==> branch indigo <==
==> flow/design.v <==
module flappy_core(
	input clk,
	input resetn,
	input go,
	input stop,
	input jump,
	input [1:0] sw,
	output [7:0] x,
	output [6:0] y,
	output [2:0] colour,
	output [7:0] HEX0,
	output [7:0] HEX1,
	output [7:0] HEX2,
	output [7:0] HEX3,
	output [14:0] LEDR
	);
	 wire [27:0] score;
	 wire [3:0] score_thousands;
	 wire [3:0] score_hundreds;
	 wire [3:0] score_tens;
	 wire [3:0] score_ones;
    wire [1112:0] draw;
    wire [27:0] rate;
	 wire [15:0] counter;
    wire start, move, lose;
    control c(
	.clk(clk),
	.go(go),
	.stop(stop),
   .start(start),
	.resetn(resetn),
	.move(move),
	.lose(lose)
	);
    datapath d(
	.clk(clk),
	.start(start),
	.move(move),
	.jump(jump),
	.rate(rate),
	.resetn(resetn),
	.draw(draw),
	.LEDR(LEDR[14:0]),
	.score(score),
	.lose(lose)
	);
    display d0(
	.floor(draw),
	.clk(clk),
	.resetn(resetn),
	.x(x),
	.y(y),
	.colour(colour),
	.counter(counter)
	);
	difficultySwitch diffSw(
		.sel(sw),
		.rate(rate)
	);
	bcd b0(
		.number(score[13:0]),
		.thousands(score_thousands),
		.hundreds(score_hundreds),
		.tens(score_tens),
		.ones(score_ones)
	);
	hex_display h0(
		.IN(score_ones),
		.OUT(HEX0)
	);
	hex_display h1(
		.IN(score_tens),
		.OUT(HEX1)
	);
	hex_display h2(
		.IN(score_hundreds),
		.OUT(HEX2)
	);
	 hex_display h3(
		.IN(score_thousands),
		.OUT(HEX3)
	);
endmodule
module difficultySwitch(
	input [1:0] sel,
	output reg [27:0] rate
	);
	always @(*) begin
		case(sel)
			2'b00: rate = 28'd150;  
			2'b01: rate = 28'd100;  
			2'b10: rate = 28'd80;   
			2'b11: rate = 28'd1500;  
		endcase
	end
endmodule
module control(
	input clk,
	input go,
	input stop,
	input resetn,
	input lose,
	output reg start,
	output reg move
	);
	reg [5:0] cur, next;
	localparam S_READY = 5'd0,
		  S_READY_WAIT = 5'd1,
		  S_MOVE  = 5'd2,
		  S_STOP  = 5'd3;
	always@(*)
	begin: state_table
		case (cur)
			S_READY: next = go ? S_READY_WAIT : S_READY;
			S_READY_WAIT: next = S_MOVE;
			S_MOVE: next = stop ? S_STOP : (lose ? S_READY : S_MOVE);
			S_STOP: next = S_READY;
			default: next = S_READY;
		endcase
	end
	always @(*)
	begin: enable_signals
		start = 1'b0;
		move = 1'b0;
		case (cur) 
			S_READY: begin 
				start = 1'b1;
			end
			S_MOVE: begin 
				move = 1'b1;
			end
			default: begin
			end
		endcase	
	end
	always@(posedge clk) 
	begin: state_FFs
		if (!resetn)
			cur <= S_READY;
		else 
			cur <= next;
	end
endmodule
module datapath (
    input clk,
    input start,
    input move,
    input jump,
	 input [27:0] rate,	
	input resetn,
	output [14:0] LEDR,
	output reg [27:0] score,
	output reg [1112:0] draw,
	output reg lose
    );
    reg [27:0] count;
	 reg [2:0] count2;
	reg [1112:0] obstacles;
    reg [6:0] height;
	reg [4:0] start_falling;
    reg going_up;
	 parameter gap = 7'b0000000;
	 parameter big_gap = {12{gap}};
    always@(posedge clk) begin
		if (!resetn) begin
			count <= rate;
			count2 <= 2'd3;
        	height <= 7'd40;
			going_up <= 1'b1;
			lose <= 1'b0;
			draw <= 1112'b0;
			obstacles[1105:0] <= {7'd35, big_gap, 7'd40, big_gap, 7'd20, big_gap, 7'd30, big_gap, 7'd45, big_gap, 7'd25, big_gap, 7'd35, big_gap, 7'd10};
			score <= 13'b0;
			start_falling <= 5'b0;
		end
        else if (start) begin
        	count <= rate;
        	height <= 7'd40;
         draw <= 1112'b0;
			obstacles[1105:0] <= {7'd35, big_gap, 7'd40, big_gap, 7'd20, big_gap, 7'd30, big_gap, 7'd45, big_gap, 7'd25, big_gap, 7'd35, big_gap, 7'd10};
			going_up <= 1'b1;
			score <= 13'b0;
			lose <= 1'b0;
			count2 <= 2'd3;
        end
		else begin
            if (count == 28'b0) begin
                count <= rate;
				score = score + 1;
				if (count2 == 1'b0) begin
					draw = draw << 7;
					draw[6:0] = obstacles[1105:1099];
					obstacles[1105:0] = {obstacles[1098:0], obstacles[1105:1099]};
					count2 = 2'd3;
				end else
					count2 = count2 - 1;
				if (height == 7'd0) 
					lose <= 1'b1;
				if (height == 7'd80) 
					lose <= 1'b1;
				if (draw[1105:1099] != 7'b0 && (height < draw[1105:1099] || height > draw[1105:1099] + 7'd24))
					lose <= 1'b1;
				if (jump) begin
					start_falling = 5'b1111;
					going_up = 1'b1;			
					end
				else if (start_falling > 0)
					start_falling = start_falling - 1;
				else 
					going_up = 1'b0;
				if (going_up)
					height = height + 1;
				else
					height = height -1;
				draw[1112:1106] = height;
				end
            else
				count <= count - 1;
        end
    end
    assign LEDR[5:0] = 6'b0;
    assign LEDR[7] = 1'b0;
    assign LEDR[6] = going_up;
    assign LEDR[14:8] = height;
endmodule
module display (
    input [1112:0] floor,
    input clk,
	 input resetn,
    output reg [7:0] x,
    output reg [6:0] y,
    output reg [2:0] colour,
	 output reg [15:0] counter
    );
   reg [7:0] x_init;
   reg [8:0] y_init;
	reg [8:0] runner_count;
	reg [6:0] runner_height;
	reg [1112:0] local_draw;
	reg [7:0] y_pixel;
	reg [7:0] pipe_height;  
	reg [8:0] count;
    always@(posedge clk) begin
		if (!resetn) begin
			x_init <= 8'd2;
			y_init <= 9'd84;		
			counter <= 15'b0;
			local_draw <= floor;
			count <= 8'd0;			
		end
		else begin
			if (counter < 15'd12800) begin
				if (counter < 15'd160) begin
					if (counter < 15'd80) 
						x <= 8'd0;
					else 
						x <= 8'd1;
					runner_count = counter % 80;
					y = y_init - runner_count;
					runner_height = floor[1112:1106];
					if (runner_count == 7'd0)
						colour = 3'b011;
					else if (runner_count < runner_height || runner_count > runner_height + 3)
						colour = 3'b011;
					else 
						colour = 3'b100;
				end 
				else begin
					count = (counter-160) % 320;
					if (count < 80)
						x <= x_init;
					else if (count < 160)
						x <= x_init + 1;
					else if (count < 240)
						x <= x_init + 2;
					else if (count < 320)
						x <= x_init + 3;
					y_pixel = count % 80;
					y <= y_init - y_pixel;
					pipe_height = local_draw[1105:1099];
					if (y_pixel < pipe_height || y_pixel > pipe_height + 7'd24)
						colour = 3'b110;
					else 
						colour = 3'b011;
					if (pipe_height == 7'd0) 
						colour = 3'b011;
					if (count == 15'd319) begin
						x_init <= x_init + 4;
						local_draw <= local_draw << 7;
					end
				end
				counter = counter + 1;
			end
			else begin 
				x_init <= 8'd2;
				y_init <= 9'd84;
				counter <= 15'b0;
				local_draw <= floor;
				count <= 8'd0;
			end
		end
	end
endmodule
module hex_display(IN, OUT);
    input [3:0] IN;
	output reg [7:0] OUT;
	always @(*)
	begin
	case(IN[3:0])
		4'b0000: OUT = 7'b1000000;
		4'b0001: OUT = 7'b1111001;
		4'b0010: OUT = 7'b0100100;
		4'b0011: OUT = 7'b0110000;
		4'b0100: OUT = 7'b0011001;
		4'b0101: OUT = 7'b0010010;
		4'b0110: OUT = 7'b0000010;
		4'b0111: OUT = 7'b1111000;
		4'b1000: OUT = 7'b0000000;
		4'b1001: OUT = 7'b0011000;
		4'b1010: OUT = 7'b0001000;
		4'b1011: OUT = 7'b0000011;
		4'b1100: OUT = 7'b1000110;
		4'b1101: OUT = 7'b0100001;
		4'b1110: OUT = 7'b0000110;
		4'b1111: OUT = 7'b0001110;
		default: OUT = 7'b0111111;
	endcase
	end
endmodule
module bcd(number, thousands, hundreds, tens, ones);
   input  [13:0] number;
   output reg [3:0] thousands;
   output reg [3:0] hundreds;
   output reg [3:0] tens;
   output reg [3:0] ones;
   reg [29:0] shift;
   integer i;
   always @(number)
   begin
      shift[29:14] = 0;
      shift[13:0]  = number;
      for (i=0; i<14; i=i+1) begin
         if (shift[17:14] >= 5)
            shift[17:14] = shift[17:14] + 3;
         if (shift[21:18] >= 5)
            shift[21:18] = shift[21:18] + 3;
         if (shift[25:22] >= 5)
            shift[25:22] = shift[25:22] + 3;
		if (shift[29:26] >= 5)
			shift[29:26] = shift[29:26] + 3;
         shift = shift << 1;
      end
	  thousands = shift[29:26];
      hundreds  = shift[25:22];
      tens      = shift[21:18];
      ones      = shift[17:14];
   end
endmodule
==> flow/run.sh <==
#!/bin/bash
# the make line also repeats each setting of config.mk as NAME=value (left out here)
make -C /OpenROAD-flow-scripts/flow DESIGN_CONFIG=/design/flow/config.mk WORK_HOME=/design/flow/orfs CLKGATE_MAP_FILE= finish
==> flow/config.mk <==
export PLATFORM = sky130hd
export DESIGN_NAME = flappy_core
export DESIGN_NICKNAME = flappy_core
export VERILOG_FILES = /design/flow/design.v
export SDC_FILE = /design/flow/constraint.sdc
export NUM_CORES = 4
export LEC_CHECK = 0
export ABC_AREA = 1
export CAP_MARGIN = 20
export CORE_MARGIN = 2
export CORE_UTILIZATION = 72
export CTS_CLUSTER_DIAMETER = 101
export CTS_CLUSTER_SIZE = 15
export GPL_ROUTABILITY_DRIVEN = 0
export PLACE_DENSITY_LB_ADDON = 0.06
export SETUP_SLACK_MARGIN = -0.25
export SLEW_MARGIN = 20
==> flow/constraint.sdc <==
create_clock -name core_clock -period 10.7 [get_ports {clk}]
set_input_delay 2.1400 -clock core_clock [delete_from_list [all_inputs] [get_ports {clk}]]
set_output_delay 2.1400 -clock core_clock [all_outputs]
set_load 0.01 [all_outputs]
==> inputs of branch garnet, as changes to branch indigo <==
ABC_AREA = default   (was 1)
CAP_MARGIN = 30   (was 20)
CELL_PAD_IN_SITES_DETAIL_PLACEMENT = 1   (was default)
CELL_PAD_IN_SITES_GLOBAL_PLACEMENT = 1   (was default)
CORE_UTILIZATION = 45   (was 72)
CTS_CLUSTER_DIAMETER = 20   (was 101)
CTS_CLUSTER_SIZE = default   (was 15)
GPL_ROUTABILITY_DRIVEN = default   (was 0)
PLACE_DENSITY = 0.6   (was default)
PLACE_DENSITY_LB_ADDON = default   (was 0.06)
SETUP_SLACK_MARGIN = default   (was -0.25)
==> flow/constraint.sdc (replaced) <==
create_clock -name core_clock -period 20.0 [get_ports {clk}]
set_input_delay 4.0000 -clock core_clock [delete_from_list [all_inputs] [get_ports {clk}]]
set_output_delay 4.0000 -clock core_clock [all_outputs]
set_load 0.01 [all_outputs]
==> inputs of branch ember, as changes to branch indigo <==
ABC_AREA = default   (was 1)
CORE_UTILIZATION = 67   (was 72)
CTS_CLUSTER_DIAMETER = default   (was 101)
CTS_CLUSTER_SIZE = default   (was 15)
GPL_ROUTABILITY_DRIVEN = default   (was 0)
PLACE_DENSITY_LB_ADDON = default   (was 0.06)
SETUP_SLACK_MARGIN = default   (was -0.25)
==> flow/constraint.sdc (replaced) <==
create_clock -name core_clock -period 10.6 [get_ports {clk}]
set_input_delay 2.1200 -clock core_clock [delete_from_list [all_inputs] [get_ports {clk}]]
set_output_delay 2.1200 -clock core_clock [all_outputs]
set_load 0.01 [all_outputs]
==> results <==
- Branch garnet went through all stages and came out clean. Branch ember produced a layout that fails on setup timing. Branch indigo finished but failed the layout checks on setup timing.
- Setup slack: branch garnet > branch indigo > branch ember.
- Between branch ember and branch garnet, the lower sequential power is in branch garnet (gap about 90%, measured against branch garnet).
- In branch ember the first-iteration DRC count is lower than in branch indigo, by about 14%.
- Of branch indigo and branch ember, branch ember has the higher synthesized area (gap 0.85%, measured against branch ember).
Power is estimated from default activity; no workload was simulated.
